===== design/flow/run.sh =====
#!/bin/bash
# the make line also repeats each setting of config.mk as NAME=value (left out here)
make -C /OpenROAD-flow-scripts/flow DESIGN_CONFIG=/design/flow/config.mk WORK_HOME=/design/flow/orfs CLKGATE_MAP_FILE= finish

===== design/flow/config.mk =====
export PLATFORM = sky130hd
export DESIGN_NAME = microprocessor
export DESIGN_NICKNAME = microprocessor
export VERILOG_FILES = /design/flow/design.v
export SDC_FILE = /design/flow/constraint.sdc
export NUM_CORES = 4
export LEC_CHECK = 0
export ABC_AREA = 1
export CAP_MARGIN = 15
export CELL_PAD_IN_SITES_DETAIL_PLACEMENT = 1
export CELL_PAD_IN_SITES_GLOBAL_PLACEMENT = 2
export CORE_MARGIN = 2
export CORE_UTILIZATION = 51
export CTS_CLUSTER_DIAMETER = 80
export CTS_CLUSTER_SIZE = 82
export GPL_ROUTABILITY_DRIVEN = 1
export HOLD_SLACK_MARGIN = 0.01
export MAX_ROUTING_LAYER = met4
export PLACE_DENSITY = 0.45
export SETUP_SLACK_MARGIN = -0.16
export SLEW_MARGIN = 35
export TNS_END_PERCENT = 80

===== design/flow/constraint.sdc =====
create_clock -name core_clock -period 5.2 [get_ports {clk}]
set_input_delay 1.0400 -clock core_clock [delete_from_list [all_inputs] [get_ports {clk}]]
set_output_delay 1.0400 -clock core_clock [all_outputs]
set_load 0.01 [all_outputs]

===== design/flow/design.v =====
parameter ADD     = 4'b0000;
parameter SUB     = 4'b0001;
parameter AND     = 4'b0010;
parameter OR      = 4'b0011;
parameter XOR     = 4'b0100;
parameter NOT     = 4'b0101;
parameter MOV     = 4'b0110;
parameter NOP     = 4'b0111;
parameter LOAD    = 4'b1000;
parameter STORE   = 4'b1001;
parameter LOAD_IM = 4'b1010;
parameter BRN_Z   = 4'b1011;
parameter BRN_N   = 4'b1100;
parameter BRN_O   = 4'b1101;
parameter BRN     = 4'b1110;
module ALU  #(parameter N = 8) (
    input logic clk, arstn, rst, en,
    input logic [2:0] OP, 
    input logic signed [N-1:0] A, 
    input logic signed [N-1:0] B, 
    output logic  [2:0] ONZ,
    output logic signed [N-1:0] Result 
);
logic [2:0] temp_ONZ;
logic signed [N-1:0] temp_result;
always_comb begin
    logic Overflow;
    Overflow = 1'b0;
    case (OP)
        3'b000: begin  
            {Overflow, temp_result} = A + B;
            temp_ONZ[2] = Overflow ^ temp_result[N-1];
            temp_ONZ[1] = temp_result[N-1];
            temp_ONZ[0] = &(~temp_result);
        end
        3'b001: begin  
            {Overflow, temp_result} = A - B;
            temp_ONZ[2] = Overflow ^ temp_result[N-1];
            temp_ONZ[1] = temp_result[N-1];
            temp_ONZ[0] = &(~temp_result);
        end
        3'b010: begin  
            temp_result = A & B;
            temp_ONZ[2] = 0;
            temp_ONZ[1] = temp_result[N-1];
            temp_ONZ[0] = &(~temp_result);
        end
        3'b011: begin  
            temp_result = A | B;
            temp_ONZ[2] = 0;
            temp_ONZ[1] = temp_result[N-1];
            temp_ONZ[0] = &(~temp_result);
        end
        3'b100 : begin  
            temp_result = A ^ B;
            temp_ONZ[2] = 0;
            temp_ONZ[1] = temp_result[N-1];
            temp_ONZ[0] = &(~temp_result);
            end
        3'b101 : begin  
            {Overflow, temp_result} = A + 1;
            temp_ONZ[2] = Overflow ^ temp_result[N-1];
            temp_ONZ[1] = temp_result[N-1];
            temp_ONZ[0] = &(~temp_result);
            end
        3'b110 : begin  
            temp_result = A;
            temp_ONZ[2] = 0;
            temp_ONZ[1] = temp_result[N-1];
            temp_ONZ[0] = &(~temp_result);      
            end
        3'b111 : begin  
            temp_result = B;
            temp_ONZ[2] = 0;
            temp_ONZ[1] = temp_result[N-1];
            temp_ONZ[0] = &(~temp_result);
            end
        default: begin
            temp_ONZ = 3'h0;
            temp_result = 0;
        end
    endcase
end
always_ff @(posedge clk or negedge arstn) begin
    if (!arstn) begin
        Result <= 0;
    end
    else begin
        Result <= temp_result;
    end
end
always_ff @(posedge clk or negedge arstn) begin
    if (!arstn) begin
        ONZ <= 0;
    end 
    else if (rst) begin
        ONZ <= 0;
    end 
    else if (en) begin
        ONZ <= temp_ONZ;
    end
end
endmodule
module RF  #(parameter N = 8, parameter addressBits = 2) ( 
    input logic clk,
    input logic rst_n,
    input logic selectDestinationA,
    input logic selectDestinationB,
    input logic [1:0] selectSource,
    input logic [addressBits-1:0] writeAddress,
    input logic write_en,
    input logic [addressBits-1:0] readAddressA,
    input logic [addressBits-1:0] readAddressB,
    input logic [N-1:0] A, 
    input logic [N-1:0] B, 
    input logic [N-1:0] C, 
    output logic [N-1:0] destination1A,
    output logic [N-1:0] destination2A,
    output logic [N-1:0] destination1B,
    output logic [N-1:0] destination2B
);
    logic [N-1:0] mem [(2**addressBits)-1:0];
    logic [N-1:0] sourceData;
    logic [N-1:0] readA, readB;
    always_ff @(posedge clk, negedge rst_n) begin
        if(!rst_n) begin
            for(int i = 0; i < 2**addressBits; i++) begin
                if (i == 1) begin
                    mem[i] <= -1;
                end else begin
                    mem[i] <= 0;
                end
            end
        end else begin
            for(int i = 0; i < 2**addressBits; i++) begin
                if(write_en && writeAddress == i) begin
                    mem[i] <= sourceData;
                end
            end
        end
    end
    always_comb begin
        case (selectSource)
            2'b00: sourceData = A;
            2'b01: sourceData = B;
            2'b10: sourceData = C;
            default: sourceData = 0;
        endcase
        readA = 0;
        readB = 0;
        for(int i = 0; i < 2**addressBits; i++) begin
            if(readAddressA == i) begin
                readA = mem[i];
            end
            if(readAddressB == i) begin
                readB = mem[i];
            end
        end
        if(selectDestinationA) begin
            destination1A = 0;
            destination2A = readA;
        end else begin
            destination1A = readA;
            destination2A = 0;
        end
        if(selectDestinationB) begin
            destination1B = 0;
            destination2B = readB;
        end else begin
            destination1B = readB;
            destination2B = 0;
        end
    end
endmodule
module FSM #(
  parameter M = 4,  
  parameter N = 4,  
  parameter P = 6   
) (
  input  logic clk,
  input  logic rst_n,
  output logic ov_warning,
  output logic [  1:0] select_source,
  output logic [M-1:0] write_address,
  output logic             write_en,
  output logic [M-1:0] read_address_A, read_address_B,
  output logic select_destination_A, select_destination_B,
  output logic [N-1:0] immediate_value,
  output logic [2:0] OP,
  output logic       s_rst,
  input  logic [2:0] ONZ,
  output logic enable,
  input  logic [4+2*M-1:0] instruction_in,
  output logic              en_read_instr,
  output logic [P-1:0] read_address_instr,
  output logic SRAM_readEnable,
  output logic SRAM_writeEnable
);
parameter ADD     = 4'b0000;
parameter SUB     = 4'b0001;
parameter AND     = 4'b0010;
parameter OR      = 4'b0011;
parameter XOR     = 4'b0100;
parameter NOT     = 4'b0101;
parameter MOV     = 4'b0110;
parameter NOP     = 4'b0111;
parameter LOAD    = 4'b1000;
parameter STORE   = 4'b1001;
parameter LOAD_IM = 4'b1010;
parameter BRN_Z   = 4'b1011;
parameter BRN_N   = 4'b1100;
parameter BRN_O   = 4'b1101;
parameter BRN     = 4'b1110;
enum logic [1:0] { idle = 2'b11, fetch = 2'b00, decode = 2'b01, execute= 2'b10} state, next;
logic [  P-1:0] PC     ;
logic [  P-1:0] PC_next;
logic           ov     ;
logic           ov_reg ;
logic [2*M-1:0] offset ;
logic [3:0]       instruction_code;
logic [M-1:0]     ra, rb;
logic [2:0]       ONZ_next, ONZ_reg;
logic [4+2*M-1:0] instruction_next, instruction_reg;
assign ov_warning = ov_reg;
always @(posedge clk, negedge rst_n) begin
  if (!rst_n) begin
    state <= idle;
  end else begin
    state <= next;
  end
end
always_comb begin
  case (state)
    idle:    next = ov_reg ? idle : fetch;
    fetch:   next = decode;
    decode:  next = execute;
    execute: next = ov ? idle : fetch;
    default: next = idle;
  endcase
end
always_comb begin
  instruction_code     = 0;
  read_address_instr   = PC;
  en_read_instr        = 0;
  enable               = 0;
  read_address_A       = 0;
  read_address_B       = 0;
  OP                   = 0;
  select_destination_A = 0;
  select_destination_B = 0;
  SRAM_readEnable      = 0;
  SRAM_writeEnable     = 0;
  select_source        = 0;
  immediate_value      = 0;
  write_address        = 0;
  write_en             = 0;
  s_rst                = 0;
  PC_next              = PC;
  ONZ_next             = 0;
  ov                   = ov_reg;
  offset               = 1;
  ra                   = 0;
  rb                   = 0;
  instruction_next     = instruction_reg;
  case (state)
    idle: begin
      select_source        = 2'b00;
      write_address        = 0;
      write_en             = 1'b0;
      read_address_A       = 0;    
      read_address_B       = 0;
      select_destination_A = 1'b0;
      select_destination_B = 1'b0;
      immediate_value      = 0;
      OP                   = 3'b000;
      s_rst                = 1'b0;
      enable               = 1'b0;
      en_read_instr        = 1'b0;
      read_address_instr   = PC;
      offset               = 1;
      SRAM_readEnable      = 1'b0;
      SRAM_writeEnable     = 1'b0;
    end
    fetch: begin
      select_source        = 2'b00;
      write_address        = 0;
      write_en             = 1'b0;
      read_address_A       = 0;    
      read_address_B       = 0;
      select_destination_A = 1'b0;
      select_destination_B = 1'b0;
      immediate_value      = 0;
      OP                   = 3'b000;
      s_rst                = 1'b0;
      enable               = 1'b0;
      en_read_instr        = 1'b1;
      read_address_instr   = PC;
    end
    decode: begin 
      ONZ_next         = ONZ;
      instruction_next = instruction_in;
      instruction_code = instruction_in[4+2*M-1:2*M];
      ra               = instruction_in[2*M-1 : M];
      rb               = instruction_in[M-1:0];
      case (instruction_code)
        ADD, SUB, AND, OR, XOR     : begin
          read_address_A       = ra;    
          read_address_B       = rb;
          OP                   = instruction_code[2:0];
          enable               = 1'b1;
        end
        NOT     : begin
          read_address_A       = 1;    
          read_address_B       = rb;
          OP                   = 3'b100;
          enable               = 1'b1;
        end
        MOV     : begin
          read_address_A       = ra;    
          read_address_B       = rb;
          OP                   = 3'b111;
          enable               = 1'b1;
        end
        NOP     : begin
        end
        LOAD    : begin
          read_address_A       = ra;    
          read_address_B       = rb;
          select_destination_A = 1'b1;
          select_destination_B = 1'b1;
          SRAM_readEnable      = 1'b1;
        end
        STORE   : begin
          read_address_A       = rb;    
          read_address_B       = ra;
          select_destination_A = 1'b1;
          select_destination_B = 1'b1;
          SRAM_writeEnable     = 1'b1;
        end
        LOAD_IM : begin
          select_source        = 2'b10;
          write_address        = ra;
          write_en             = 1'b1;
          immediate_value      = $signed(rb);
        end
        BRN_Z, BRN_N, BRN_O, BRN : begin
          s_rst                = 1'b1;
        end
      endcase
    end
    execute: begin
      instruction_code = instruction_reg[4+2*M-1:2*M];
      ra               = instruction_reg[2*M-1 : M];
      rb               = instruction_reg[M-1:0];
      case (instruction_code)
        ADD, SUB, AND, OR, XOR, NOT, MOV: begin
          select_source        = 2'b00;
          write_address        = ra;
          write_en             = 1'b1;
          enable               = 1'b0;
          {ov,PC_next}         = PC+1;          
        end
        NOP     : begin
          {ov,PC_next}         = PC+1; 
        end
        LOAD    : begin
          select_source        = 2'b01;
          write_address        = ra;
          write_en             = 1'b1;
          {ov,PC_next}         = PC+1;
        end
        STORE   : begin
          {ov,PC_next}         = PC+1;
        end
        LOAD_IM : begin
          {ov,PC_next}         = PC+1;
        end
        BRN_Z   : begin
          s_rst = 0;
          if(ONZ_reg[0] == 1) 
            offset  = {ra, rb};
          else 
            offset = 1;
          if (offset[2*M-1]==1) begin
            {ov,PC_next} = PC - offset[2*M-2:0];
          end else begin
            {ov,PC_next} = PC + offset[2*M-2:0];
          end
        end
        BRN_N : begin
          s_rst = 0;
          if(ONZ_reg[1] == 1) 
            offset  = {ra, rb};
          else 
            offset = 1;
          if (offset[2*M-1]==1) begin
            {ov,PC_next} = PC - offset[2*M-2:0];
          end else begin
            {ov,PC_next} = PC + offset[2*M-2:0];
          end
        end
        BRN_O   : begin
          s_rst = 0;
          if(ONZ_reg[2] == 1) 
            offset  = {ra, rb};
          else 
            offset = 1;
          if (offset[2*M-1]==1) begin
            {ov,PC_next} = PC - offset[2*M-2:0];
          end else begin
            {ov,PC_next} = PC + offset[2*M-2:0];
          end
        end
        BRN     : begin
          s_rst  = 0;
          offset = {ra, rb};
          if (offset[2*M-1]==1) begin
            {ov,PC_next} = PC - offset[2*M-2:0];
          end else begin
            {ov,PC_next} = PC + offset[2*M-2:0];
          end
        end
      endcase
    end
  endcase
end
always_ff @(posedge clk, negedge rst_n) begin
  if (!rst_n) begin
    instruction_reg <= 0;
    ONZ_reg         <= 0;
    ov_reg          <= 0;
    PC              <= 0;
  end else begin
    instruction_reg <= instruction_next;
    ONZ_reg         <= ONZ_next;
    ov_reg          <= ov;
    PC              <= PC_next;
  end
end
endmodule
module microprocessor #(parameter N = 8, ROM_addressBits = 6, RF_addressBits = 3) (
  input  logic                           clk             ,
  input  logic                           rst_n           ,
  input  logic [ 3+2*(RF_addressBits):0] ROM_data        ,
  input  logic [                  N-1:0] SRAM_data       ,
  output logic                           overflowPC      ,
  output logic                           ROM_readEnable  ,
  output logic                           SRAM_readEnable ,
  output logic                           SRAM_writeEnable,
  output logic [    ROM_addressBits-1:0] ROM_address     ,
  output logic [(2**RF_addressBits)-1:0] SRAM_address    ,
  output logic [                  N-1:0] SRAM_data_in
);
  logic RF_selectDestA, RF_selectDestB, RF_writeEnable;
  logic [1:0] RF_selectSource;
  logic [RF_addressBits-1:0] RF_writeAddress, RF_readAddressA, RF_readAddressB;
  logic [N-1:0] RF_AluRes, RF_Im, RF_destAluA, RF_destAluB;
  RF #(.N(N), .addressBits(RF_addressBits)) rf (
    clk,
    rst_n,
    RF_selectDestA,
    RF_selectDestB,
    RF_selectSource,
    RF_writeAddress,
    RF_writeEnable,
    RF_readAddressA,
    RF_readAddressB,
    RF_AluRes, SRAM_data, RF_Im,
    RF_destAluA, SRAM_data_in, RF_destAluB, SRAM_address);
  logic ALU_rst, ALU_en;
  logic [2:0] ALU_OP, ALU_ONZ;
  ALU #(N) alu (
    clk,
    rst_n,
    ALU_rst,
    ALU_en,
    ALU_OP,
    RF_destAluA,
    RF_destAluB,
    ALU_ONZ,
    RF_AluRes
  );
  FSM #(.N(N), .M(RF_addressBits), .P(ROM_addressBits)) fsm (
    clk,
    rst_n,
    overflowPC,
    RF_selectSource,
    RF_writeAddress,
    RF_writeEnable,
    RF_readAddressA,
    RF_readAddressB,
    RF_selectDestA,
    RF_selectDestB,
    RF_Im,
    ALU_OP,
    ALU_rst,
    ALU_ONZ,
    ALU_en,
    ROM_data,
    ROM_readEnable,
    ROM_address,
    SRAM_readEnable,
    SRAM_writeEnable
  );
endmodule

==> out/results.ini, run 1 <==
[outcome]
outcome=did not finish
haltStage=global placement without I/O (3_1_place_gp_skip_io)
run.stop_error=[ERROR GPL-0301] Utilization 102.916 % exceeds 100%.

[logic_synthesis]
post_synth_main_area_contributors=dfrtp_1, nand2_1, inv_1
ys_sh_mux_pct=0
syn_area_per_cell_um2=6.97
synth-edff-count=0
xor_share_pct=3.13
ys_sh_simple_pct=29.7
yosys_warnings=4
yosysTopAreaCellShare_pct=26.9
postSynthSeqShare_pct=29.7
ys_sh_adder_pct=9.34
ys_seq_elements=99
top_logic_kind=simple AND/OR/NAND/NOR gates
synthAoiAreaFrac_pct=17.7
async_flop_share_pct=100
top_cell=nand2_1
ys_cells=1202
ys_chip_area_um2=8380
synth_area_leader_cell=dfrtp_1
synthesis.area_um2=8380
synthCells=1202
synth_top_flop_cell=dfrtp_1
ys_top_cells_by_count=nand2_1, inv_1, nor2_1, dfrtp_1, a21oi_1
ys_types=55
synth_nets=1281

[floorplanning]
row_count=46
die-area_um2=17500
initCoreUtil_pct=52.4
die_h_um=132
die_x_um=132
core_area_um2=16000

==> run 2, diff against run 1 <==
Settings changed: CAP_MARGIN 15 to 20, CELL_PAD_IN_SITES_DETAIL_PLACEMENT 1 to 0, CELL_PAD_IN_SITES_GLOBAL_PLACEMENT 2 to default, CORE_UTILIZATION 51 to 72, CTS_CLUSTER_DIAMETER 80 to 207, CTS_CLUSTER_SIZE 82 to 14, GPL_ROUTABILITY_DRIVEN 1 to default, HOLD_SLACK_MARGIN 0.01 to -0.09, MAX_ROUTING_LAYER met4 to default, PLACE_DENSITY 0.45 to default, PLACE_DENSITY_LB_ADDON from default to 0.13, SETUP_SLACK_MARGIN -0.16 to 0.56, SLEW_MARGIN 35 to 20, TNS_END_PERCENT 80 to default.
Clock period 5.2 ns to 4.9 ns, I/O delays scaled along.
==> out/results.ini, run 2 <==
[floorplanning]
core_area_um2=11400
initCoreUtil_pct=73.7
die_x_um=112
io-pin-count=46
row_count=39
die_h_um=112
die-area_um2=12500

[logic_synthesis]
xor_share_pct=3.13
ys_sh_adder_pct=9.34
syn_area_per_cell_um2=6.97
ys_seq_elements=99
synth_top_flop_cell=dfrtp_1
post_synth_main_area_contributors=dfrtp_1, nand2_1, inv_1
async_flop_share_pct=100
ys_chip_area_um2=8380
synthAoiAreaFrac_pct=17.7
synth_area_leader_cell=dfrtp_1
top_logic_kind=simple AND/OR/NAND/NOR gates
synthCells=1202
synthesis.area_um2=8380
postSynthSeqShare_pct=29.7
yosysTopAreaCellShare_pct=26.9
ys_cells=1202
synth-edff-count=0
top_cell=nand2_1
ys_top_cells_by_count=nand2_1, inv_1, nor2_1, dfrtp_1, a21oi_1
yosys_warnings=4
synth_nets=1281
ys_sh_simple_pct=29.7
ys_sh_mux_pct=0
ys_types=55

[clocking]
htree_levels=3
numCtsBuffers=9
cts_hold_buf=0
cts.path.max_buffers=2
cts_root_buf=clkbuf_16
cts_sinks=99

[place]
dp.cells=1494
hpwl_um=20400
port_buffers=45
placed_cell_area_um2=9860
place.gp.congestion=1.04

[outcome]
haltStage=global routing (5_1_grt)
outcome=did not finish
run.stop_error=[ERROR GRT-0232] Routing congestion too high. Check the congestion heatmap in the GUI.

[global_route]
grt_util_all_layers_pct=79.0
grt.overflow.total=60

## run 2: timing repair
item	in CTS
gates resized	97
endpoints found under the setup margin	25
pin swaps	34
setup buffers	14
## run 2: metal layers
| metal | GRT overflow | GRT usage (%) |
|---|---|---|
| met5 | 0 | 14.9 |
| met4 | 30 | 83.4 |
| met3 | 2 | 63.6 |
| met2 | 27 | 95.4 |
| met1 | 1 | 78.4 |
## run 2: through the flow
stage / worst slack (ns) / hold WS, ns / power (mW)
after floorplan: 0.596 / 0.373 / 1.96
after detailed placement: -0.332 / 0.398 / 2.58
after CTS: 0.518 / 0.413 / 3.35
after global placement: -0.204 / 0.389 / 2.54
==> run 3, diff against run 2 <==
Settings changed: CELL_PAD_IN_SITES_DETAIL_PLACEMENT 0 to 1, CORE_ASPECT_RATIO from default to 1.83, CORE_UTILIZATION 72 to 23, CTS_CLUSTER_DIAMETER 207 to default, CTS_CLUSTER_SIZE 14 to 76, HOLD_SLACK_MARGIN -0.09 to default, MIN_ROUTING_LAYER from default to met2, PLACE_DENSITY_LB_ADDON 0.13 to 0.14, SETUP_SLACK_MARGIN 0.56 to default, SLEW_MARGIN 20 to 40.
Clock period 4.9 ns to 6.0 ns, I/O delays scaled along.
==> out/results.ini, run 3 <==
[route]
postRouteAntennaNets=0
vias_per_cell=6.80
wl_per_cell_um=21.4
drc=0
wl_um=37600
drt_iter0_drc=2043
dr.pass1.iters=5
vias=11981
num_antenna_cells=0

[logic_synthesis]
ys_sh_mux_pct=0
ys_sh_adder_pct=9.34
synth_area_leader_cell=dfrtp_1
synthAoiAreaFrac_pct=17.7
xor_share_pct=3.13
post_synth_main_area_contributors=dfrtp_1, nand2_1, inv_1
synthesis.area_um2=8380
top_cell=nand2_1
synth_top_flop_cell=dfrtp_1
top_logic_kind=simple AND/OR/NAND/NOR gates
syn_area_per_cell_um2=6.97
yosysTopAreaCellShare_pct=26.9
yosys_warnings=4
ys_cells=1202
ys_types=55
ys_chip_area_um2=8380
synthCells=1202
synth_nets=1281
ys_top_cells_by_count=nand2_1, inv_1, nor2_1, dfrtp_1, a21oi_1
postSynthSeqShare_pct=29.7
ys_sh_simple_pct=29.7
ys_seq_elements=99
synth-edff-count=0
async_flop_share_pct=100

[final_timing]
setup_tns_ns=0
rsz0062_at_grt=no
max_slew_margin_pct=48.2
clock_skew_ns=0.0200
drv_slew=0
worstMarginPinSlew_ns=0.776
finalClockPeriodUsage_pct=94.4
fmax_ghz=0.177
setup_viol=0
hold_slack_ns=0.401
hold_viol_final=0
fin_crit_ns=5.66

[setup_path]
path_delay_family=buffers and inverters
cpMaxStageDelayCell=clkdlybuf4s50_1
reg2regPathDepth=26
cp-start-kind=input pin
cp_num_buf_inv=3
setup.worst_path.start=ROM_data[8]
cp.required_ns=4.80
r2r_slack_ns=1.16
reg2reg_from=fsm.state[1]
arrival_ns=4.46
crit_type=in2out
crit_path_end=SRAM_data_in[4]
worst_r2r_endpoint=alu.ONZ[0]
worstPathMaxFanout=5
cpPeakStageDelay_ns=0.63
cp_num_cells=17
end_kind=output pin
path_cells=clkdlybuf4s50_1, a21oi_1, a21oi_1, nor2_1, nor2_1, nor2_4, nor3_4, buf_4, nand2_1, o211ai_1, o21ai_0, nand3_1, a21oi_1, nand2_1, nand2_1, nor2_1, clkdlybuf4s50_1

[clocking]
clkLatencyLatePin_ns=0.39
cts_tree=yes
htree_levels=3
cts_sinks=99
cts_setup_buffers=0
cts_root_buf=clkbuf_16
clk_pin_slew_ns=0.08
numCtsBuffers=9
cts.path.max_buffers=2

[power]
p_comb_share_pct=49.3
pg_comb_mw=1.37
powerDensity_nw_per_um2=279
sequentialPowerShare_pct=28.9
switchingPower_mw=1.30
powerClk_mw=0.605
power.group.top=combinational logic
leakage_nw=4.75
p_int_mw=1.48
p_seq_mw=0.801
p_clk_share_pct=21.8
ir_drop_mv=0.125
switching_share_pct=46.8

[cells_and_area]
syn_to_final_growth_pct=18.5
final_nets=1356
comb_area_um2=5040
layout.area.seq_um2=2490
fin_area_um2=9930
nFillCells=4563

[floorplanning]
die_h_um=262
initCoreUtil_pct=23.3
core_area_um2=36000
die_x_um=145
die-area_um2=38100
row_count=94
io-pin-count=46

[min_path]
whs_path_depth=0
hold_path_class=reg2reg
holdPathEnd=fsm.state[3]
min_from=fsm.state[1]

[global_route]
grt_util_all_layers_pct=29.8
grt_max_degree=53
grt_pass1_vias=13284
antenna_found_initial=0
grt_pass1_wl_um=56100
grt.overflow.total=0

[place]
port_buffers=45
place.gp.congestion=0.981
hpwl_um=30000
placed_cell_area_um2=9630

[flow_run]
warnings=42
drv_cap=0

[outcome]
outcome=timing/DRC/antenna clean

-- run 3: area by class of cell --
type,instances,share of cell area [%]
clock buffer,10,2.31
clock inverter,6,0.466
inverter,198,7.57
multi-input combinational,886,50.8
sequential,99,25.1
tap,480,6.05
timing repair buffer,83,7.79
-- run 3: repair_timing --
item	4_1_cts	5_1_grt
gates resized	0	2
setup endpoints to repair	0	2
hold buffers	0	0
-- run 3: per-layer routing --
metal	vias to the layer above	track usage [%]	wire length (µm)
met5	-	0	0
li1	4037	-	-
met4	0	6.62	3420
met1	4186	-	0
met2	3454	43.2	22400
met3	304	31.1	11800
-- run 3: through the flow --
step,power (mW),setup slack (ns),std cells,utilization (%)
after floorplan,1.60,1.42,1202,-
after global placement,2.13,0.0839,1745,26.7
after detailed placement,2.15,-0.0397,1745,26.8
after CTS,2.75,0.313,1761,27.5
after global routing,2.99,0.0310,1762,27.6
final,2.77,0.338,1762,27.6
==> run 4, diff against run 3 <==
Settings changed: CELL_PAD_IN_SITES_DETAIL_PLACEMENT 1 to default, CORE_ASPECT_RATIO 1.83 to default, CORE_UTILIZATION 23 to 70, CTS_CLUSTER_DIAMETER from default to 85, CTS_CLUSTER_SIZE 76 to default, MIN_ROUTING_LAYER met2 to default, PLACE_DENSITY_LB_ADDON 0.14 to default, SLEW_MARGIN 40 to 20.
Clock period 6.0 ns to 4.4 ns, I/O delays scaled along.
==> out/results.ini, run 4 <==
[clocking]
numCtsBuffers=9
cts_sinks=99
cts_root_buf=clkbuf_16
cts_hold_buf=0
cts.path.max_buffers=2
htree_levels=3

[logic_synthesis]
synthesis.area_um2=8380
ys_chip_area_um2=8380
synthAoiAreaFrac_pct=17.7
syn_area_per_cell_um2=6.97
synth_nets=1281
xor_share_pct=3.13
ys_sh_mux_pct=0
ys_top_cells_by_count=nand2_1, inv_1, nor2_1, dfrtp_1, a21oi_1
yosys_warnings=4
synth-edff-count=0
post_synth_main_area_contributors=dfrtp_1, nand2_1, inv_1
ys_sh_simple_pct=29.7
async_flop_share_pct=100
top_logic_kind=simple AND/OR/NAND/NOR gates
ys_seq_elements=99
synth_top_flop_cell=dfrtp_1
postSynthSeqShare_pct=29.7
top_cell=nand2_1
synthCells=1202
ys_cells=1202
synth_area_leader_cell=dfrtp_1
ys_sh_adder_pct=9.34
ys_types=55
yosysTopAreaCellShare_pct=26.9

[outcome]
outcome=did not finish
run.stop_error=[ERROR GRT-0232] Routing congestion too high. Check the congestion heatmap in the GUI.
haltStage=global routing (5_1_grt)

[global_route]
grt.overflow.total=9
grt_util_all_layers_pct=70.6

[place]
placed_cell_area_um2=10100
place.gp.congestion=1.04
dp_slack_ns=-0.723
port_buffers=45
hpwl_um=21800

[floorplanning]
initCoreUtil_pct=72.5
die_h_um=113
row_count=39
die-area_um2=12900
io-pin-count=46
core_area_um2=11600
die_x_um=113

==> run 4: per-layer routing <==
layer  overflow  GRT usage [%]
met5          0           7.45
met4          7           70.3
met3          0           54.0
met2          2           91.6
met1          0           69.0
==> run 4: repair_timing <==
item	4_1_cts
gates resized	27
endpoints found under the setup margin	23
pin swaps	10
buffers inserted	3
==> run 4: through the flow <==
stage          std cells  total power [mW]
4_1_cts             1545              3.75
3_5_place_dp        1526              2.94
3_3_place_gp        1526              2.87
2_1_floorplan       1202              2.18
==> run 5, diff against run 4 <==
Settings changed: ABC_AREA 1 to default, CORE_MARGIN 2 to 8, CORE_UTILIZATION 70 to 40, CTS_CLUSTER_DIAMETER 85 to 372, CTS_CLUSTER_SIZE from default to 70, HOLD_SLACK_MARGIN from default to -0.09, TNS_END_PERCENT from default to 15.
Clock period 4.4 ns to 6.0 ns, I/O delays scaled along.
==> out/results.ini, run 5 <==
[logic_synthesis]
yosys_warnings=4
yosysTopAreaCellShare_pct=26.3
synthesis.area_um2=8550
ys_top_cells_by_count=nand2_1, a21oi_1, o21ai_0, nor2_1, dfrtp_1
synth_nets=1182
ys_sh_simple_pct=22.2
xor_share_pct=3.69
async_flop_share_pct=100
synth_top_flop_cell=dfrtp_1
synth_area_leader_cell=dfrtp_1
top_logic_kind=AND-OR/OR-AND gates
post_synth_main_area_contributors=dfrtp_1, ha_1, nand2_1
ys_sh_mux_pct=1.57
synthCells=1103
top_cell=nand2_1
ys_seq_elements=99
ys_sh_adder_pct=9.16
syn_area_per_cell_um2=7.75
postSynthSeqShare_pct=29.1
ys_chip_area_um2=8550
synth-edff-count=0
ys_cells=1103
ys_types=86
synthAoiAreaFrac_pct=29.2

[power]
p_seq_mw=0.770
power_mw=2.48
p_int_mw=1.53
p_comb_share_pct=43.4
sequentialPowerShare_pct=31.0
switchingPower_mw=0.953
powerDensity_nw_per_um2=248
leakage_nw=4.42
switching_share_pct=38.4
pg_comb_mw=1.08
power.group.top=combinational logic
p_clk_share_pct=25.6
powerClk_mw=0.636
ir_drop_mv=0.123

[final_timing]
fmax_ghz=0.173
fin_crit_ns=5.77
clock_skew_ns=0.0142
hold_viol_final=0
setup_tns_ns=0
worstMarginPinSlew_ns=1.02
setup_viol=0
drv_slew=0
finalClockPeriodUsage_pct=96.1
rsz0062_at_grt=no
max_slew_margin_pct=31.9
hold_slack_ns=0.443

[clocking]
cts_hold_buf=0
cts_root_buf=clkbuf_16
numCtsBuffers=9
clk_pin_slew_ns=0.07
htree_levels=3
cts_tree=yes
ctsResizeCount=0
clkLatencyLatePin_ns=0.36
cts_sinks=99
cts.path.max_buffers=2
cts_setup_buffers=0

[global_route]
grt.overflow.total=0
grt_pass1_wl_um=46600
grt_max_degree=56
grt_pass1_vias=8132
antenna_found_initial=0
grt_util_all_layers_pct=22.5

[place]
placed_cell_area_um2=9690
dp.cells=1441
place.gp.congestion=0.962
hpwl_um=23200
port_buffers=45

[floorplanning]
die_h_um=162
die_x_um=162
die-area_um2=26300
io-pin-count=46
initCoreUtil_pct=40.7
row_count=53
core_area_um2=21000

[cells_and_area]
final_nets=1256
layoutNonFillerInstCount=1457
syn_to_final_growth_pct=17.1
fin_area_um2=10000

[setup_path]
end_kind=output pin
reg2regPathDepth=19
path_cells=clkdlybuf4s50_1, and4bb_1, a22o_1, and3_1, buf_4, o21ai_0, a311oi_1, buf_4, and2_1, clkdlybuf4s50_1
cp_num_cells=10
cpPeakStageDelay_ns=0.56
cp-start-kind=input pin
r2r_slack_ns=1.25
worst_r2r_endpoint=alu.ONZ[0]
arrival_ns=4.57
crit_type=in2out
cpMaxStageDelayCell=clkdlybuf4s50_1
reg2reg_from=fsm.state[2]
crit_path_end=SRAM_data_in[3]
cp.required_ns=4.80
cp_num_buf_inv=4
worstPathMaxFanout=10
path_delay_family=buffers and inverters
setup.worst_path.start=ROM_data[8]

[route]
vias=8545
wl_um=29700
wl_per_cell_um=20.4
drc=0
vias_per_cell=5.86
dr.pass1.iters=5
num_antenna_cells=0
postRouteAntennaNets=0
drt_iter0_drc=782

[min_path]
hold_path_class=reg2reg
whs_path_depth=0
holdPathEnd=fsm.state[3]
min_from=fsm.state[1]

[flow_run]
warnings=42
drv_cap=0

[outcome]
outcome=timing/DRC/antenna clean

-- run 5: metrics by stage --
| stage | util (%) | setup slack, ns |
|---|---|---|
| final | 47.6 | 0.233 |
| after global placement | 46.1 | 0.0813 |
| after floorplan | - | 0.790 |
| after global routing | 47.6 | 0.0180 |
| after CTS | 47.6 | 0.268 |
| after detailed placement | 46.1 | 0.0597 |
-- run 5: cell type report --
| type | instances | area (µm²) |
|---|---|---|
| Inverter | 39 | 146 |
| Clock buffer | 10 | 239 |
| Sequential cell | 99 | 2490 |
| Clock inverter | 6 | 78.8 |
| Timing Repair Buffer | 124 | 1080 |
| Tap cell | 275 | 344 |
| Multi-Input combinational cell | 904 | 5630 |
| Fill cell | 2054 | 11000 |
-- run 5: metal layers --
metal	global-route usage, %	share of wire, %
met1	31.3	46
met2	34.8	45
met3	3.90	6.8
met4	7.49	2.6
met5	0	0
==> run 6, diff against run 5 <==
Settings changed: ABC_AREA from default to 1, CORE_MARGIN 8 to 2, CORE_UTILIZATION 40 to 71, CTS_CLUSTER_DIAMETER 372 to default, CTS_CLUSTER_SIZE 70 to default, HOLD_SLACK_MARGIN -0.09 to default, PLACE_DENSITY_LB_ADDON from default to 0.26, SETUP_SLACK_MARGIN from default to 1.14, TNS_END_PERCENT 15 to default.
Clock period 6.0 ns to 3.83 ns, I/O delays scaled along.
==> out/results.ini, run 6 <==
[logic_synthesis]
ys_top_cells_by_count=nand2_1, inv_1, nor2_1, dfrtp_1, a21oi_1
syn_area_per_cell_um2=6.97
top_cell=nand2_1
synthAoiAreaFrac_pct=17.7
synth_nets=1281
synthCells=1202
ys_seq_elements=99
xor_share_pct=3.13
synth-edff-count=0
ys_sh_adder_pct=9.34
postSynthSeqShare_pct=29.7
async_flop_share_pct=100
yosys_warnings=4
ys_chip_area_um2=8380
top_logic_kind=simple AND/OR/NAND/NOR gates
ys_cells=1202
ys_sh_simple_pct=29.7
synthesis.area_um2=8380
post_synth_main_area_contributors=dfrtp_1, nand2_1, inv_1
yosysTopAreaCellShare_pct=26.9
ys_sh_mux_pct=0
ys_types=55
synth_top_flop_cell=dfrtp_1
synth_area_leader_cell=dfrtp_1

[floorplanning]
row_count=39
initCoreUtil_pct=73.1
io-pin-count=46
die-area_um2=12700
core_area_um2=11500
die_x_um=113
die_h_um=113

[outcome]
outcome=did not finish
haltStage=clock tree synthesis (4_1_cts)
run.stop_error=[ERROR DPL-0038] Utilization greater than 100%, impossible to legalize

[place]
placed_cell_area_um2=10400
port_buffers=45
place.gp.congestion=1.07
hpwl_um=24600

-- run 6: through the flow --
stage,setup WS [ns],instances,utilization [%],TNS (ns),total power [mW]
after floorplan,-0.134,1202,-,-0.274,2.56
after global placement,-0.829,1542,90.6,-13.23,3.35
after detailed placement,-1.23,1542,90.6,-18.96,3.50
==> run 7, diff against run 6 <==
Settings changed: CAP_MARGIN 20 to 0, CELL_PAD_IN_SITES_DETAIL_PLACEMENT from default to 0, CTS_CLUSTER_DIAMETER from default to 230, CTS_CLUSTER_SIZE from default to 42, PLACE_DENSITY from default to 0.37, PLACE_DENSITY_LB_ADDON 0.26 to default, SETUP_SLACK_MARGIN 1.14 to 0.6.
Clock period 3.83 ns to 5.86 ns, I/O delays scaled along.
==> out/results.ini, run 7 <==
[clocking]
cts_sinks=99
cts.path.max_buffers=2
cts_tree=yes
clk_pin_slew_ns=0.07
clkLatencyLatePin_ns=0.37
cts_hold_buf=0
numCtsBuffers=9
htree_levels=3
cts_root_buf=clkbuf_16

[route]
drc=0
wl_um=25600
drt_iter0_drc=1264
dr.pass1.iters=8
vias=8775
num_antenna_cells=0
vias_per_cell=6.26
postRouteAntennaNets=0
wl_per_cell_um=18.3

[final_timing]
worstMarginPinSlew_ns=1.20
drv_slew=0
fin_crit_ns=5.29
clock_skew_ns=0.0113
max_slew_margin_pct=20.2
rsz0062_at_grt=no
setup_viol=0
hold_viol_final=0
finalClockPeriodUsage_pct=90.2
setup_tns_ns=0
hold_slack_ns=0.413
fmax_ghz=0.189

[power]
switching_share_pct=44.6
p_clk_share_pct=22.2
leakage_nw=4.66
power_mw=2.67
pg_comb_mw=1.26
switchingPower_mw=1.19
p_seq_mw=0.816
p_comb_share_pct=47.3
sequentialPowerShare_pct=30.6
ir_drop_mv=0.370
p_int_mw=1.48
powerClk_mw=0.592
power.group.top=combinational logic
powerDensity_nw_per_um2=286

[cells_and_area]
final_nets=1332
fin_area_um2=9360
syn_to_final_growth_pct=11.6
layoutNonFillerInstCount=1401

[logic_synthesis]
ys_sh_simple_pct=29.7
syn_area_per_cell_um2=6.97
yosysTopAreaCellShare_pct=26.9
yosys_warnings=4
synthCells=1202
ys_sh_mux_pct=0
synthesis.area_um2=8380
post_synth_main_area_contributors=dfrtp_1, nand2_1, inv_1
synth_top_flop_cell=dfrtp_1
ys_cells=1202
synth_area_leader_cell=dfrtp_1
ys_sh_adder_pct=9.34
xor_share_pct=3.13
synth-edff-count=0
top_logic_kind=simple AND/OR/NAND/NOR gates
ys_chip_area_um2=8380
top_cell=nand2_1
synth_nets=1281
ys_top_cells_by_count=nand2_1, inv_1, nor2_1, dfrtp_1, a21oi_1
postSynthSeqShare_pct=29.7
ys_seq_elements=99
synthAoiAreaFrac_pct=17.7
async_flop_share_pct=100
ys_types=55

[place]
place.gp.congestion=1.03
placed_cell_area_um2=8960
port_buffers=45
dp.cells=1381
hpwl_um=19300

[min_path]
hold_path_class=reg2reg
whs_path_depth=0
min_from=fsm.state[1]
holdPathEnd=fsm.state[3]

[setup_path]
setup.worst_path.start=ROM_data[4]
path_cells=clkdlybuf4s50_1, inv_1, o22ai_2, nand2_1, inv_2, nor3_4, buf_4, nand2_1, o221ai_1, a21oi_1, o2111ai_1, nand2_1, nor2_1, clkdlybuf4s50_1
reg2regPathDepth=28
r2r_slack_ns=1.34
crit_path_end=SRAM_data_in[3]
cp.required_ns=4.69
cpPeakStageDelay_ns=0.56
cpMaxStageDelayCell=clkdlybuf4s50_1
cp-start-kind=input pin
path_delay_family=buffers and inverters
crit_type=in2out
end_kind=output pin
worstPathMaxFanout=6
cp_num_cells=14
cp_common_cell=nand2_1
cp_num_buf_inv=5
worst_r2r_endpoint=alu.ONZ[0]
arrival_ns=4.11
reg2reg_from=fsm.state[0]

[flow_run]
warnings=45
drv_cap=0

[floorplanning]
row_count=39
die-area_um2=12700
die_x_um=113
die_h_um=113
io-pin-count=46
initCoreUtil_pct=73.1
core_area_um2=11500

[global_route]
antenna_found_initial=0
grt_pass1_vias=8250
grt_max_degree=56
grt_pass1_wl_um=41100
grt_util_all_layers_pct=41.1
grt.overflow.total=0

[outcome]
outcome=timing/DRC/antenna clean

[run 7: timing repair]
action                                  4_1_cts  5_1_grt
endpoints found under the setup margin       12       23
buffers inserted                              1        3
resized                                       9       18
pin swaps                                     1        6
[run 7: layer usage]
layer,share of wire [%],up-vias,global-route usage [%]
met2,45,599,64.2
met1,38,4023,52.8
met5,0,-,0
met4,5.0,0,19.3
met3,12,123,12.1
li1,-,4030,-
[run 7: final cells by class]
| cell class | count | area (µm²) |
|---|---|---|
| clock buffer | 9 | 225 |
| inverter | 198 | 752 |
| clock inverter | 7 | 60.1 |
| sequential | 99 | 2490 |
| fill | 807 | 2110 |
| tap | 143 | 179 |
| multi-input combinational | 886 | 5100 |
| timing repair buffer | 59 | 553 |
[run 7: through the flow]
stage | worst slack, ns | util [%]
4_1_cts | 0.565 | 80.9
3_5_place_dp | 0.0969 | 78.2
6_report | 0.575 | 81.6
2_1_floorplan | 1.31 | -
5_1_grt | 0.573 | 81.6
3_3_place_gp | 0.232 | 78.2
==> run 8, diff against run 7 <==
Settings changed: ABC_AREA 1 to default, CAP_MARGIN 0 to 20, CELL_PAD_IN_SITES_DETAIL_PLACEMENT 0 to default, CORE_UTILIZATION 71 to 58, CTS_CLUSTER_DIAMETER 230 to default, CTS_CLUSTER_SIZE 42 to default, PLACE_DENSITY 0.37 to default, SETUP_SLACK_MARGIN 0.6 to 1.05.
Clock period 5.86 ns to 3.65 ns, I/O delays scaled along.
==> out/results.ini, run 8 <==
[power]
pg_comb_mw=3.22
switchingPower_mw=2.48
power.group.top=combinational logic
sequentialPowerShare_pct=23.2
p_seq_mw=1.30
p_int_mw=3.11
switching_share_pct=44.4
leakage_nw=5.98
p_comb_share_pct=57.5
p_clk_share_pct=19.3
powerDensity_nw_per_um2=417
powerClk_mw=1.08
ir_drop_mv=0.346

[setup_path]
worstPathMaxFanout=6
path_delay_family=AND-OR/OR-AND gates
cp-start-kind=input pin
reg2regPathDepth=18
cpPeakStageDelay_ns=0.47
reg2reg_from=fsm.state[2]
cp_common_cell=buf_6
arrival_ns=5.21
crit_type=in2reg
cpMaxStageDelayCell=a22o_1
worst_r2r_endpoint=alu.ONZ[0]
crit_path_end=alu.ONZ[0]
setup.worst_path.start=ROM_data[7]
r2r_slack_ns=-0.85
path_cells=buf_6, buf_6, buf_6, a21oi_4, a22o_1, buf_6, nor2_4, buf_6, mux2i_4, o311ai_2, a22oi_2, buf_6, nor2_4, inv_2, ha_4, clkinvlp_4, a21oi_4, o21bai_1, a21oi_1, xnor2_1, nand4_1, o31ai_2, a22oi_2, o41ai_2
cp_num_cells=24
end_kind=flop
cp.required_ns=3.94
cp_num_buf_inv=8

[cells_and_area]
syn_to_final_growth_pct=57.0
final_nets=1494
fin_area_um2=13400
final_util_pct=92.7

[logic_synthesis]
synthCells=1103
synth_nets=1182
top_cell=nand2_1
post_synth_main_area_contributors=dfrtp_1, ha_1, nand2_1
synthesis.area_um2=8550
synth_area_leader_cell=dfrtp_1
xor_share_pct=3.69
synth-edff-count=0
synthAoiAreaFrac_pct=29.2
yosysTopAreaCellShare_pct=26.3
ys_cells=1103
async_flop_share_pct=100
synth_top_flop_cell=dfrtp_1
ys_sh_simple_pct=22.2
ys_chip_area_um2=8550
syn_area_per_cell_um2=7.75
ys_sh_mux_pct=1.57
yosys_warnings=4
ys_seq_elements=99
top_logic_kind=AND-OR/OR-AND gates
postSynthSeqShare_pct=29.1
ys_top_cells_by_count=nand2_1, a21oi_1, o21ai_0, nor2_1, dfrtp_1
ys_types=86
ys_sh_adder_pct=9.16

[flow_run]
drv_cap=0
warnings=47

[route]
wl_per_cell_um=32.6
postRouteAntennaNets=0
wl_um=52300
drt_iter0_drc=2862
num_antenna_cells=0
vias=12827
dr.pass1.iters=22
vias_per_cell=8.00
drc=0

[final_timing]
hold_viol_final=0
worst_slack_ns=-1.27
fin_crit_ns=4.92
setup_viol=30
clock_skew_ns=0.0272
finalClockPeriodUsage_pct=135
max_slew_margin_pct=51.8
drv_slew=0
rsz0062_at_grt=yes
worstMarginPinSlew_ns=0.723
fmax_ghz=0.203

[clocking]
cts.path.max_buffers=2
cts_tree=yes
cts_sinks=99
clkLatencyLatePin_ns=0.40
cts_root_buf=clkbuf_16
clk_pin_slew_ns=0.09
htree_levels=3
numCtsBuffers=9

[global_route]
grt.overflow.total=0
grt_pass1_vias=10863
grt_pass1_wl_um=60400
antenna_found_initial=2
grt_util_all_layers_pct=49.3
grt_max_degree=43

[min_path]
hold_path_class=in2async

[floorplanning]
die-area_um2=15700
die_x_um=125
row_count=44
core_area_um2=14500
initCoreUtil_pct=59.0
die_h_um=125
io-pin-count=46

[place]
placed_cell_area_um2=10800
hpwl_um=24800
place.gp.congestion=1.03
port_buffers=45

[outcome]
outcome=failed layout checks
violations=setup timing

[run 8: what timing repair did]
action	in CTS	in global routing
setup buffers	60	51
cloned	2	0
pin swaps	127	124
gates resized	311	146
setup endpoints to repair	99	79
hold buffers	0	0
[run 8: metrics by stage]
step | hold slack [ns] | TNS [ns] | total power, mW | setup WS (ns) | instances
floorplan | 0.388 | -4.09 | 2.56 | -0.800 | 1103
global placement | 0.440 | -27.93 | 3.21 | -1.52 | 1475
finish | 0.361 | -16.26 | 5.60 | -1.27 | 1604
CTS | 0.389 | -4.63 | 4.66 | -0.660 | 1553
global route | 0.389 | -14.81 | 5.66 | -1.20 | 1604
detailed placement | 0.446 | -31.94 | 3.26 | -1.66 | 1475
[run 8: routing by layer]
| layer | wire [µm] | track usage (%) | vias to the layer above |
|---|---|---|---|
| met2 | 20500 | 78.5 | 1708 |
| li1 | - | - | 4604 |
| met4 | 7170 | 36.0 | 6 |
| met1 | 15600 | 58.7 | 5673 |
| met3 | 8910 | 11.0 | 836 |
| met5 | 99 | 0 | - |
[run 8: cell type report]
| class | count | area [µm²] |
|---|---|---|
| inverter | 39 | 168 |
| timing repair buffer | 361 | 3140 |
| clock inverter | 7 | 92.6 |
| multi-input combinational | 905 | 7070 |
| fill | 502 | 1060 |
| clock buffer | 9 | 225 |
| sequential | 99 | 2500 |
| tap | 184 | 230 |
==> run 9, diff against run 8 <==
Settings changed: CORE_UTILIZATION 58 to 40, CTS_CLUSTER_DIAMETER from default to 399, CTS_CLUSTER_SIZE from default to 97, SETUP_SLACK_MARGIN 1.05 to default, TNS_END_PERCENT from default to 15.
Clock period 3.65 ns to 2.73 ns, I/O delays scaled along.
==> out/results.ini, run 9 <==
[clocking]
numCtsBuffers=9
cts_hold_buf=0
htree_levels=3
clkLatencyLatePin_ns=0.37
clk_pin_slew_ns=0.08
cts_sinks=99
cts_root_buf=clkbuf_16
cts_tree=yes
cts.path.max_buffers=2

[final_timing]
setup_tns_ns=-21.79
hold_viol_final=0
fin_crit_ns=4.13
max_slew_margin_pct=50.7
setup_viol=32
worst_slack_ns=-1.40
clock_skew_ns=0.00889
finalClockPeriodUsage_pct=151
worstMarginPinSlew_ns=0.737
fmax_ghz=0.242
drv_slew=0
rsz0062_at_grt=yes

[place]
place.gp.congestion=1.02
dp_slack_ns=-2.52
hpwl_um=26000
port_buffers=45

[logic_synthesis]
top_cell=nand2_1
top_logic_kind=AND-OR/OR-AND gates
ys_seq_elements=99
ys_sh_simple_pct=22.2
ys_sh_adder_pct=9.16
synth_area_leader_cell=dfrtp_1
ys_sh_mux_pct=1.57
async_flop_share_pct=100
post_synth_main_area_contributors=dfrtp_1, ha_1, nand2_1
yosysTopAreaCellShare_pct=26.3
synthAoiAreaFrac_pct=29.2
synthCells=1103
synth-edff-count=0
ys_top_cells_by_count=nand2_1, a21oi_1, o21ai_0, nor2_1, dfrtp_1
yosys_warnings=4
synthesis.area_um2=8550
synth_top_flop_cell=dfrtp_1
syn_area_per_cell_um2=7.75
postSynthSeqShare_pct=29.1
ys_types=86
ys_chip_area_um2=8550
ys_cells=1103
synth_nets=1182
xor_share_pct=3.69

[power]
ir_drop_mv=0.340
leakage_nw=6.06
p_comb_share_pct=53.5
p_seq_mw=1.68
power.group.top=combinational logic
p_int_mw=3.97
power_mw=6.52
powerDensity_nw_per_um2=495
p_clk_share_pct=20.8
switching_share_pct=39.0
pg_comb_mw=3.49
powerClk_mw=1.35
switchingPower_mw=2.54
sequentialPowerShare_pct=25.7

[cells_and_area]
final_nets=1530
syn_to_final_growth_pct=54.1

[setup_path]
worst_r2r_endpoint=alu.ONZ[0]
cpMaxStageDelayCell=or4_1
cp.required_ns=3.00
path_delay_family=simple AND/OR/NAND/NOR gates
setup.worst_path.start=fsm.state[2]
cp_common_cell=buf_4
cp_num_buf_inv=4
end_kind=flop
crit_path_end=alu.ONZ[0]
cp_num_cells=19
worstPathMaxFanout=10
cp-start-kind=flop
path_cells=or3_4, buf_4, a21oi_1, buf_4, o221ai_2, o211a_1, or3_4, ha_4, buf_6, nor2b_2, o21ai_2, a21oi_2, buf_4, o21ai_2, a21boi_2, or4_1, o21ai_1, a22oi_2, o41ai_2
r2r_slack_ns=-1.40
reg2regPathDepth=19
crit_type=reg2reg
reg2reg_from=fsm.state[2]
cpPeakStageDelay_ns=0.53
arrival_ns=4.40

[route]
met1_length_um=15100
vias_per_cell=5.73
drt_iter0_drc=729
met2_length_um=16500
drc=0
wl_per_cell_um=20.2
vias=9920
num_antenna_cells=0
dr.max_layer_used=met4
wl_met3_um=2110
postRouteAntennaNets=0
wl_um=34900
dr.pass1.iters=5

[global_route]
grt_pass1_vias=9582
grt_max_degree=50
grt.overflow.total=0
grt_util_all_layers_pct=30.6
grt_pass1_wl_um=53100
antenna_found_initial=0

[floorplanning]
initCoreUtil_pct=40.7
core_area_um2=21000
die-area_um2=22600
die_x_um=150
row_count=53
die_h_um=150
io-pin-count=46

[min_path]
hold_path_class=in2async

[flow_run]
drv_cap=0
warnings=45

[outcome]
outcome=failed layout checks
violations=setup timing

-- run 9: what timing repair did --
action,in CTS,in global routing
pin swaps,66,76
buffers inserted,32,31
resized,140,183
cloned,2,0
setup endpoints to repair,99,86
-- run 9: final cells by class --
class	instances	area [µm²]
multi-input cells	904	6560
inverters	39	149
well taps	275	344
clock inverters	7	80.1
fillers	1794	7850
flip-flops and latches	99	2490
repair buffers	398	3330
clock buffers	9	225
-- run 9: stage by stage --
stage | hold slack (ns) | std cells | instance area (µm²) | util [%]
5_1_grt | 0.127 | 1731 | 13200 | 62.7
4_1_cts | 0.106 | 1709 | 12400 | 59.1
6_report | 0.0958 | 1731 | 13200 | 62.7
3_5_place_dp | 0.442 | 1660 | 11500 | 54.7
2_1_floorplan | 0.250 | 1103 | 8720 | -
3_3_place_gp | 0.437 | 1660 | 11500 | 54.7
-- run 9: routing by layer --
| layer | track usage (%) | vias up |
|---|---|---|
| met1 | 41.0 | 4785 |
| li1 | - | 4664 |
| met4 | 11.4 | 0 |
| met3 | 5.15 | 88 |
| met5 | 0 | - |
| met2 | 49.7 | 383 |
==> run 10, diff against run 9 <==
Settings changed: CELL_PAD_IN_SITES_DETAIL_PLACEMENT from default to 0, CORE_ASPECT_RATIO from default to 1.48, CORE_UTILIZATION 40 to 28, CTS_CLUSTER_DIAMETER 399 to default, CTS_CLUSTER_SIZE 97 to 96, GPL_TIMING_DRIVEN from default to 1, MAX_ROUTING_LAYER from default to met4, PLACE_DENSITY_LB_ADDON from default to 0.11, TNS_END_PERCENT 15 to default.
Clock period 2.73 ns to 3.36 ns, I/O delays scaled along.
==> out/results.ini, run 10 <==
[setup_path]
arrival_ns=4.48
path_delay_family=AND-OR/OR-AND gates
cp-start-kind=input pin
cpMaxStageDelayCell=fa_2
crit_path_end=alu.ONZ[0]
worstPathMaxFanout=7
reg2regPathDepth=17
worst_r2r_endpoint=alu.ONZ[0]
crit_type=in2reg
r2r_slack_ns=-0.74
cp.required_ns=3.63
cp_num_cells=23
setup.worst_path.start=ROM_data[9]
cpPeakStageDelay_ns=0.41
cp_num_buf_inv=5
path_cells=buf_12, and4bb_2, buf_6, and2_4, nor2_8, buf_6, mux2i_2, o211ai_1, buf_4, a22oi_2, nor3_4, buf_6, ha_4, fa_2, o21bai_4, a21oi_4, o21bai_1, a21oi_2, xnor2_2, nand4_1, o31ai_2, a22oi_2, o41ai_2
end_kind=flop
cp_common_cell=buf_6
reg2reg_from=fsm.state[2]

[logic_synthesis]
ys_sh_simple_pct=22.2
ys_sh_mux_pct=1.57
synth_area_leader_cell=dfrtp_1
synth_top_flop_cell=dfrtp_1
async_flop_share_pct=100
yosys_warnings=4
xor_share_pct=3.69
syn_area_per_cell_um2=7.75
ys_seq_elements=99
synthesis.area_um2=8550
ys_chip_area_um2=8550
postSynthSeqShare_pct=29.1
ys_top_cells_by_count=nand2_1, a21oi_1, o21ai_0, nor2_1, dfrtp_1
yosysTopAreaCellShare_pct=26.3
synthCells=1103
top_logic_kind=AND-OR/OR-AND gates
ys_sh_adder_pct=9.16
synthAoiAreaFrac_pct=29.2
synth-edff-count=0
ys_cells=1103
post_synth_main_area_contributors=dfrtp_1, ha_1, nand2_1
ys_types=86
synth_nets=1182
top_cell=nand2_1

[final_timing]
worst_slack_ns=-0.844
fmax_ghz=0.238
hold_viol_final=0
worstMarginPinSlew_ns=0.832
max_slew_margin_pct=44.5
finalClockPeriodUsage_pct=125
fin_crit_ns=4.20
drv_slew=0
setup_tns_ns=-8.22
rsz0062_at_grt=yes
clock_skew_ns=0.00941
setup_viol=22

[route]
drt_iter0_drc=499
num_antenna_cells=0
dr.pass1.iters=5
vias_per_cell=5.26
drc=0
wl_per_cell_um=20.6
wl_um=37400
postRouteAntennaNets=0
vias=9526

[min_path]
hold_path_class=in2async

[clocking]
htree_levels=3
cts_sinks=99
cts_hold_buf=0
cts_tree=yes
cts.path.max_buffers=2
numCtsBuffers=9
cts_root_buf=clkbuf_16
clkLatencyLatePin_ns=0.38
clk_pin_slew_ns=0.08

[power]
powerClk_mw=1.09
p_clk_share_pct=21.2
leakage_nw=5.88
switching_share_pct=39.3
switchingPower_mw=2.02
p_seq_mw=1.37
power.group.top=combinational logic
ir_drop_mv=0.268
p_comb_share_pct=52.0
powerDensity_nw_per_um2=388
sequentialPowerShare_pct=26.8
p_int_mw=3.11
pg_comb_mw=2.67

[flow_run]
warnings=45
drv_cap=0

[floorplanning]
die-area_um2=32000
row_count=77
io-pin-count=46
core_area_um2=30000
die_h_um=217
die_x_um=148
initCoreUtil_pct=28.5

[global_route]
antenna_found_initial=0
grt_pass1_vias=9819
grt.overflow.total=0
grt_pass1_wl_um=57200
grt_max_degree=53
grt_util_all_layers_pct=24.2

[cells_and_area]
syn_to_final_growth_pct=54.7
final_util_pct=44.1
final_nets=1491

[outcome]
outcome=failed layout checks
violations=setup timing

[place]
port_buffers=45
dp_slack_ns=-1.98
place.gp.congestion=1.02
hpwl_um=29600

==> run 10: cell type report <==
type	count	area (µm²)
Clock buffer	9	225
Clock inverter	7	63.8
Fill cell	3044	16700
Inverter	39	149
Multi-Input combinational cell	904	6690
Sequential cell	99	2490
Tap cell	395	494
Timing Repair Buffer	359	3110
==> run 10: metrics by stage <==
step,instances,power [mW],hold WS [ns],cell area [µm²]
floorplan,1103,2.72,0.376,8740
global placement,1736,3.67,0.461,11400
detailed placement,1736,3.68,0.471,11400
CTS,1789,4.98,0.367,12500
global route,1812,5.46,0.389,13200
finish,1812,5.12,0.337,13200
==> run 10: repair_timing <==
item / in CTS / in global routing
gates cloned: 0 / 1
setup endpoints to repair: 29 / 29
resized: 253 / 152
setup buffers: 48 / 34
pin swaps: 86 / 98
==> run 10: per-layer routing <==
layer	vias up	routed length [µm]	GRT usage [%]
met1	4617	14400	26.2
li1	4591	-	-
met3	103	966	2.57
met4	0	1760	10.0
met2	215	20200	44.6
met5	-	0	-
==> run 11, diff against run 10 <==
Settings changed: ABC_AREA from default to 0, CORE_ASPECT_RATIO 1.48 to default, CORE_UTILIZATION 28 to 51, CTS_CLUSTER_DIAMETER from default to 80, CTS_CLUSTER_SIZE 96 to 82, GPL_TIMING_DRIVEN 1 to default, HOLD_SLACK_MARGIN from default to 0.01, PLACE_DENSITY from default to 0.45, PLACE_DENSITY_LB_ADDON 0.11 to default, TNS_END_PERCENT from default to 80.
Clock period 3.36 ns to 5.2 ns, I/O delays scaled along.
==> out/results.ini, run 11 <==
[route]
drc=0
postRouteAntennaNets=0
wl_per_cell_um=20.5
vias_per_cell=6.06
drt_iter0_drc=981
wl_um=31100
vias=9191
num_antenna_cells=0
dr.pass1.iters=7

[setup_path]
reg2reg_from=fsm.state[2]
end_kind=output pin
cp-start-kind=input pin
worstPathMaxFanout=7
cpPeakStageDelay_ns=0.48
setup.worst_path.start=ROM_data[8]
worst_r2r_endpoint=alu.ONZ[1]
arrival_ns=4.18
path_cells=clkdlybuf4s50_1, buf_6, and4bb_2, buf_4, and2_1, a211oi_2, buf_4, buf_4, a222oi_1, o22ai_1, a21oi_2, buf_4, buf_4, nor2_1, clkdlybuf4s50_1
r2r_slack_ns=0.76
cpMaxStageDelayCell=clkdlybuf4s50_1
crit_path_end=SRAM_address[7]
path_delay_family=buffers and inverters
cp_num_cells=15
cp_num_buf_inv=8
cp_common_cell=buf_4
reg2regPathDepth=19
crit_type=in2out
cp.required_ns=4.16

[clocking]
clkLatencyLatePin_ns=0.37
cts_root_buf=clkbuf_16
cts_tree=yes
htree_levels=3
cts_sinks=99
clk_pin_slew_ns=0.07
cts.path.max_buffers=2
numCtsBuffers=9

[logic_synthesis]
synthAoiAreaFrac_pct=29.2
ys_sh_mux_pct=1.57
async_flop_share_pct=100
xor_share_pct=3.69
yosys_warnings=4
post_synth_main_area_contributors=dfrtp_1, ha_1, nand2_1
ys_sh_simple_pct=22.2
synth_nets=1182
synth_area_leader_cell=dfrtp_1
postSynthSeqShare_pct=29.1
ys_cells=1103
top_cell=nand2_1
synth-edff-count=0
ys_types=86
ys_sh_adder_pct=9.16
synthesis.area_um2=8550
yosysTopAreaCellShare_pct=26.3
syn_area_per_cell_um2=7.75
ys_seq_elements=99
synthCells=1103
synth_top_flop_cell=dfrtp_1
ys_top_cells_by_count=nand2_1, a21oi_1, o21ai_0, nor2_1, dfrtp_1
ys_chip_area_um2=8550
top_logic_kind=AND-OR/OR-AND gates

[outcome]
outcome=failed layout checks
violations=setup timing

[final_timing]
hold_viol_final=0
clock_skew_ns=0.0128
max_slew_margin_pct=37.8
drv_slew=0
fin_crit_ns=5.22
fmax_ghz=0.192
setup_viol=1
worst_slack_ns=-0.0163
rsz0062_at_grt=yes
finalClockPeriodUsage_pct=100
worstMarginPinSlew_ns=0.933

[flow_run]
warnings=45
drv_cap=0

[place]
port_buffers=45
place.gp.congestion=1.02
dp.cells=1485
hpwl_um=24100

[power]
power.group.top=combinational logic
p_clk_share_pct=25.7
p_seq_mw=0.890
powerClk_mw=0.797
power_mw=3.10
switching_share_pct=37.0
leakage_nw=5.09
ir_drop_mv=0.258
sequentialPowerShare_pct=28.7
powerDensity_nw_per_um2=281
pg_comb_mw=1.41
p_int_mw=1.95
p_comb_share_pct=45.6
switchingPower_mw=1.15

[floorplanning]
core_area_um2=16500
die-area_um2=17800
io-pin-count=46
initCoreUtil_pct=51.9
die_h_um=133
die_x_um=133
row_count=47

[min_path]
min_from=fsm.state[1]
hold_path_class=reg2reg
whs_path_depth=0
holdPathEnd=fsm.state[3]

[cells_and_area]
final_nets=1370
syn_to_final_growth_pct=29.0
final_util_pct=67.0
layoutNonFillerInstCount=1516
nFillCells=1438

[global_route]
grt_max_degree=54
antenna_found_initial=0
grt.overflow.total=0
grt_pass1_wl_um=48400
grt_util_all_layers_pct=36.0
grt_pass1_vias=8670

==> run 11: routing by layer <==
layer  share of wire, %  wire, µm  global-route usage, %  vias to the layer above
li1                   -         -                      -                     4344
met1                 44     13700                   48.0                     4379
met2                 46     14300                   56.6                      373
met3                6.1      1890                   5.14                       95
met4                3.7      1140                   12.1                        0
met5                  0         0                      -                        -
==> run 11: per-stage QoR <==
stage	TNS, ns	area (µm²)	hold slack [ns]	worst slack, ns
floorplan	0	8550	0.388	0.150
global placement	-2.08	10300	0.428	-0.403
detailed placement	-2.73	10300	0.441	-0.470
CTS	0	10800	0.450	0.00264
global route	-0.775	11000	0.479	-0.226
finish	-0.0163	11000	0.448	-0.0163
==> run 11: layout make-up <==
type                            instances  area (µm²)  share of cell area [%]
Multi-Input combinational cell        904        5850                    53.0
Tap cell                              220         275                    2.50
Clock buffer                           10         229                    2.08
Clock inverter                          6         113                    1.02
Inverter                               39         146                    1.33
Timing Repair Buffer                  238        1930                    17.5
Sequential cell                        99        2490                    22.6
==> run 11: timing repair <==
action	in CTS	in global routing
resized	15	46
setup endpoints to repair	10	17
buffers inserted	5	10
hold buffers	0	0
pin swaps	3	22
==> run 12, diff against run 11 <==
Settings changed: ABC_AREA 0 to 1, CORE_UTILIZATION 51 to 72, CTS_CLUSTER_DIAMETER 80 to 207, CTS_CLUSTER_SIZE 82 to 14, HOLD_SLACK_MARGIN 0.01 to default, MAX_ROUTING_LAYER met4 to default, PLACE_DENSITY 0.45 to default, PLACE_DENSITY_LB_ADDON from default to 0.13, SETUP_SLACK_MARGIN from default to -0.39, TNS_END_PERCENT 80 to 5.
Clock period 5.2 ns to 3.95 ns, I/O delays scaled along.
==> out/results.ini, run 12 <==
[logic_synthesis]
syn_area_per_cell_um2=6.97
ys_seq_elements=99
synth_area_leader_cell=dfrtp_1
ys_chip_area_um2=8380
ys_sh_adder_pct=9.34
top_cell=nand2_1
ys_cells=1202
top_logic_kind=simple AND/OR/NAND/NOR gates
ys_sh_mux_pct=0
post_synth_main_area_contributors=dfrtp_1, nand2_1, inv_1
synth-edff-count=0
synthCells=1202
ys_sh_simple_pct=29.7
postSynthSeqShare_pct=29.7
synth_top_flop_cell=dfrtp_1
async_flop_share_pct=100
ys_top_cells_by_count=nand2_1, inv_1, nor2_1, dfrtp_1, a21oi_1
ys_types=55
synth_nets=1281
yosys_warnings=4
synthAoiAreaFrac_pct=17.7
yosysTopAreaCellShare_pct=26.9
synthesis.area_um2=8380
xor_share_pct=3.13

[clocking]
htree_levels=3
numCtsBuffers=9
cts_root_buf=clkbuf_16
cts_sinks=99
cts.path.max_buffers=2

[floorplanning]
core_area_um2=11400
row_count=39
die-area_um2=12500
die_x_um=112
initCoreUtil_pct=73.7
die_h_um=112
io-pin-count=46

[outcome]
run.stop_error=[ERROR DPL-0038] Utilization greater than 100%, impossible to legalize
outcome=did not finish
haltStage=global routing (5_1_grt)

[place]
hpwl_um=22200
dp_slack_ns=-1.27
port_buffers=45
place.gp.congestion=1.06

-- run 12: stage by stage --
stage / cell area (µm²) / power (mW) / std cells / TNS [ns] / hold slack (ns)
after detailed placement: 10100 / 3.28 / 1533 / -18.51 / 0.404
after global placement: 10100 / 3.19 / 1533 / -14.29 / 0.390
after CTS: 10600 / 4.28 / 1556 / -6.17 / 0.420
after floorplan: 8380 / 2.43 / 1202 / -0.670 / 0.373
-- run 12: what timing repair did --
action / CTS
hold endpoints to repair: 0
endpoints found under the setup margin: 25
gates resized: 44
setup buffers: 7
gates cloned: 0
pin swaps: 18
hold buffers: 0
No activity file was given, so power comes from the tool's default toggle rates.
